==> inputs of try-ember <==
==> flow/design.v (excerpt) <==
module master_top#(
    parameter DATA_WIDTH = 32,
    parameter ADDR_WIDTH = 32,
    parameter BRAM_QUANTITY = 6,
    parameter INTERNAL_ADDR_RANGE = 128
)(
    input                           clk,
    input                           areset,
    input  logic [             3:0] awid_i,
    input  logic [ADDR_WIDTH - 1:0] awaddr_i,
    input  logic                    awvalid_i,
    output logic                    awready_o,
    input  logic [             3:0] wid_i,
    input  logic [DATA_WIDTH - 1:0] wdata_i,
    input  logic [             3:0] wstrb_i,
    input  logic                    wlast_i,
    input  logic                    wvalid_i,
    output logic                    wready_o,
    input  logic [             3:0] arid_i,
    input  logic [ADDR_WIDTH - 1:0] araddr_i,
    input  logic                    arvalid_i,
    output logic                    arready_o,
    output logic [             3:0] rid_o,
    output logic [DATA_WIDTH - 1:0] rdata_o,
    output logic                    rlast_o,
    output logic                    rvalid_o,
    input  logic                    rready_i,
    output logic [             3:0] bid_o,
    output logic [             1:0] bresp_o,
    output logic                    bvalid_o,
    input  logic                    bready_i,
    output logic [             3:0] m_awid_o,
    output logic [             7:0] m_awlen_o,
    output logic [             2:0] m_awsize_o,
    output logic [             1:0] m_awburst_o,
    output logic [ADDR_WIDTH - 1:0] m_awaddr_o,
    output logic                    m_awvalid_o,
    input  logic                    m_awready_i,
    output logic [             3:0] m_wid_o,
    output logic [DATA_WIDTH - 1:0] m_wdata_o,
    output logic [             3:0] m_wstrb_o,
    output logic                    m_wlast_o,
    output logic                    m_wvalid_o,
    input  logic                    m_wready_i,
    input  logic [             3:0] m_bid_i,
    input  logic [             1:0] m_bresp_i,
    input  logic                    m_bvalid_i,
    output logic                    m_bready_o
);
export LEC_CHECK = 0
export ABC_AREA = 1
export CAP_MARGIN = 25
export CELL_PAD_IN_SITES_DETAIL_PLACEMENT = 2
export CELL_PAD_IN_SITES_GLOBAL_PLACEMENT = 3
export CORE_ASPECT_RATIO = 1.09
export CORE_MARGIN = 3
export CORE_UTILIZATION = 64
export GPL_TIMING_DRIVEN = 0
export HOLD_SLACK_MARGIN = -0.03
export MAX_ROUTING_LAYER = met5
export MIN_ROUTING_LAYER = met1
export SLEW_MARGIN = 20
export TNS_END_PERCENT = 20
create_clock -name core_clock -period 7.47 [get_ports {clk}]
run.sh (not shown) runs the stock make flow with config.mk's settings and CLKGATE_MAP_FILE=.
==> try-onyx: changes against try-ember <==
==> flow/config.mk (replaced) <==
export PLATFORM = sky130hd
export DESIGN_NAME = master_top
export DESIGN_NICKNAME = master_top
export VERILOG_FILES = /design/flow/design.v
export SDC_FILE = /design/flow/constraint.sdc
export NUM_CORES = 4
export LEC_CHECK = 0
export CAP_MARGIN = 20
export CORE_MARGIN = 2
export CORE_UTILIZATION = 55
export PLACE_DENSITY = 0.6
export SLEW_MARGIN = 20
==> flow/constraint.sdc (replaced) <==
create_clock -name core_clock -period 3.25 [get_ports {clk}]
set_input_delay 0.6500 -clock core_clock [delete_from_list [all_inputs] [get_ports {clk}]]
set_output_delay 0.6500 -clock core_clock [all_outputs]
set_load 0.01 [all_outputs]
==> try-maple: changes against try-ember <==
==> flow/config.mk (replaced) <==
export PLATFORM = sky130hd
export DESIGN_NAME = master_top
export DESIGN_NICKNAME = master_top
export VERILOG_FILES = /design/flow/design.v
export SDC_FILE = /design/flow/constraint.sdc
export NUM_CORES = 4
export LEC_CHECK = 0
export CAP_MARGIN = 20
export CORE_MARGIN = 2
export CORE_UTILIZATION = 71
export CTS_CLUSTER_SIZE = 29
export PLACE_DENSITY = 0.65
export SLEW_MARGIN = 20
==> flow/constraint.sdc (replaced) <==
create_clock -name core_clock -period 3.26 [get_ports {clk}]
set_input_delay 0.6520 -clock core_clock [delete_from_list [all_inputs] [get_ports {clk}]]
set_output_delay 0.6520 -clock core_clock [all_outputs]
set_load 0.01 [all_outputs]
==> try-violet: changes against try-ember <==
==> flow/config.mk (replaced) <==
export PLATFORM = sky130hd
export DESIGN_NAME = master_top
export DESIGN_NICKNAME = master_top
export VERILOG_FILES = /design/flow/design.v
export SDC_FILE = /design/flow/constraint.sdc
export NUM_CORES = 4
export LEC_CHECK = 0
export CAP_MARGIN = 20
export CORE_MARGIN = 2
export CORE_UTILIZATION = 71
export CTS_CLUSTER_DIAMETER = 64
export CTS_CLUSTER_SIZE = 29
export HOLD_SLACK_MARGIN = -0.09
export PLACE_DENSITY = 0.65
export SETUP_SLACK_MARGIN = 0.73
export SLEW_MARGIN = 20
==> flow/constraint.sdc (replaced) <==
create_clock -name core_clock -period 3.26 [get_ports {clk}]
set_input_delay 0.6520 -clock core_clock [delete_from_list [all_inputs] [get_ports {clk}]]
set_output_delay 0.6520 -clock core_clock [all_outputs]
set_load 0.01 [all_outputs]
==> results.txt <==
yosys + openroad results -> status complete, but fails checks, violated checks negative hold slack, negative setup slack, top comb family, area multiplexers, # setup viols final 7, worst hold slack -0.0204 ns, Seq/Total Area, Yosys 0.521, row cnt 60, setup ws final -0.766 ns, Syn Area/Cell 11.1 um2, Final Hold Violating Endpoints 12, top cells by count dfrtp_1 (399), mux2_2 (216), nand2_1 (159), simple share 0.0989, AND-OR/OR-AND Cells, Area Fraction 0.127, area share, top type 0.517
the above is filed under try-violet

==> results.txt <==
yosys + openroad results -> setup ws final -0.618 ns, simple share 0.0989, violated checks negative setup slack, Syn Area/Cell about 11 um2, row cnt about 60, worst hold slack 0.0657 ns, # setup viols final 1, AND-OR/OR-AND Cells, Area Fraction 0.127, top cells by count dfrtp_1 (399), mux2_2 (216), nand2_1 (159), Seq/Total Area, Yosys 0.521, area share, top type 0.517, status complete, but fails checks, top comb family, area multiplexers
the above is filed under try-maple

==> results.txt <==
run metrics: top cells by count nand2_1 (680), dfrtp_1 (399), o21ai_0 (268), Post-synth mux share 0.00212, top comb family, area simple AND/OR/NAND/NOR gates, first error [ERROR GPL-0301] Utilization 142.127 % exceeds 100%., Seq/Total Area, Yosys 0.517, Syn Area/Cell between 8 and 9 um2, AND-OR/OR-AND Cells, Area Fraction 0.137, FP Core Util 0.651, simple share 0.229, status did not finish, Exit stage global placement without I/O, row cnt roughly 66, YS warnings 4
the above is filed under try-ember

==> results.txt <==
yosys + openroad results -> violated checks negative setup slack, top cells by count dfrtp_1 (399), mux2_2 (216), nand2_1 (159), row cnt 68, status complete, but fails checks, worst hold slack approximately 0.060 ns, # setup viols final 1, simple share 0.0989, area share, top type 0.517, AND-OR/OR-AND Cells, Area Fraction 0.127, setup ws final -0.609 ns
the above is filed under try-onyx



==> run F: inputs <==
master_top again, from the RTL that the note above started with.
clock: 3.28 ns
lec_check: 0
cap_margin: 20
cell_pad_in_sites_detail_placement: 0
core_aspect_ratio: 0.94
core_margin: 2
core_utilization: 72
cts_cluster_size: 40
gpl_routability_driven: 1
hold_slack_margin: -0.08
min_routing_layer: met1
place_density: 0.65
setup_slack_margin: -0.31
slew_margin: 20
tns_end_percent: 5
==> run B: changes against run F <==
==> flow/config.mk (replaced) <==
export PLATFORM = sky130hd
export DESIGN_NAME = master_top
export DESIGN_NICKNAME = master_top
export VERILOG_FILES = /design/flow/design.v
export SDC_FILE = /design/flow/constraint.sdc
export NUM_CORES = 4
export LEC_CHECK = 0
export ABC_AREA = 0
export CAP_MARGIN = 20
export CELL_PAD_IN_SITES_DETAIL_PLACEMENT = 0
export CELL_PAD_IN_SITES_GLOBAL_PLACEMENT = 3
export CORE_ASPECT_RATIO = 1.58
export CORE_MARGIN = 7
export CORE_UTILIZATION = 40
export GPL_ROUTABILITY_DRIVEN = 1
export PLACE_DENSITY = 0.9
export SLEW_MARGIN = 20
export TNS_END_PERCENT = 65
==> flow/constraint.sdc (replaced) <==
create_clock -name core_clock -period 8.0 [get_ports {clk}]
set_input_delay 1.6000 -clock core_clock [delete_from_list [all_inputs] [get_ports {clk}]]
set_output_delay 1.6000 -clock core_clock [all_outputs]
set_load 0.01 [all_outputs]
==> run Z: changes against run F <==
==> flow/config.mk (replaced) <==
export PLATFORM = sky130hd
export DESIGN_NAME = master_top
export DESIGN_NICKNAME = master_top
export VERILOG_FILES = /design/flow/design.v
export SDC_FILE = /design/flow/constraint.sdc
export NUM_CORES = 4
export LEC_CHECK = 0
export CAP_MARGIN = 20
export CORE_MARGIN = 2
export CORE_UTILIZATION = 40
export PLACE_DENSITY = 0.6
export SLEW_MARGIN = 20
==> flow/constraint.sdc (replaced) <==
create_clock -name core_clock -period 5.86 [get_ports {clk}]
set_input_delay 1.1720 -clock core_clock [delete_from_list [all_inputs] [get_ports {clk}]]
set_output_delay 1.1720 -clock core_clock [all_outputs]
set_load 0.01 [all_outputs]
==> qor summary <==
item                                                                                            run B                              run Z                              run F
Worst flop-to-flop path startpoint                                  axi_master_0.current_burst_cnt[2]  axi_master_0.current_burst_cnt[2]            axi_master_0.awlen_o[0]
Leak                                                                                          10.9 nW                            11.0 nW                            11.4 nW
Result of the run                                                             complete, no violations            complete, no violations           finished with violations
Reasons for failing layout checks                                                                   -                                  -               negative setup slack
Hold/Removal Path Class                                                                       reg2reg                            reg2reg                           in2async
Signal arrival time at the worst endpoint                                                     4.15 ns                            4.19 ns                            3.24 ns
Final critical-path setup slack                                                               2.25 ns                           0.501 ns                          -0.614 ns
Number of cells traversed by the worst hold path                                                    0                                  0                                  -
Slew Limit Headroom                                                                             0.240                              0.316                              0.347
M2 GR Usage                                                                                     0.339                              0.322                              0.671
Setup slack after placement                                                                   2.82 ns                            1.10 ns                          -0.403 ns
Crit Reg-Reg Endpoint                                               axi_master_0.current_burst_cnt[1]  axi_master_0.current_burst_cnt[0]  axi_master_0.current_burst_cnt[0]
Number of buffer and inverter instances along the worst setup path                                  1                                  1                                  3
Count of instances resized after the clock tree is built                                            0                                  0                                 22
Total placed cells including tap cells                                                          2,459                              2,460                              2,286
Vert. Die Dim                                                                                  290 µm                             224 µm                             163 µm
Largest net degree at the start of global routing                                                 178                                131                                 84
Uppermost routed layer                                                                           met4                               met5                               met4
Worst-path fanout max                                                                              10                                 10                                  3
CP startpoint                                                       axi_master_0.current_burst_cnt[2]  axi_master_0.current_burst_cnt[2]            axi_master_0.awlen_o[0]
End of the worst hold path                                                     axi_slave_0.BRAM[5][4]            axi_slave_0.BRAM[5][21]                                  -
Worst Hold Slack                                                                             0.376 ns                           0.375 ns                          0.0825 ns
Power of the clock network                                                                    1.94 mW                            2.96 mW                            4.94 mW
Global routing usage on met1                                                                    0.249                              0.293                              0.537
Unrepaired setup endpoints after global routing                                                 false                              false                               true
Pre-antenna DRT Iters                                                                               5                                  5                                  8
Clock Skew                                                                                  0.0165 ns                          0.0179 ns                          0.0295 ns
Power is estimated from default activity; no workload was simulated.
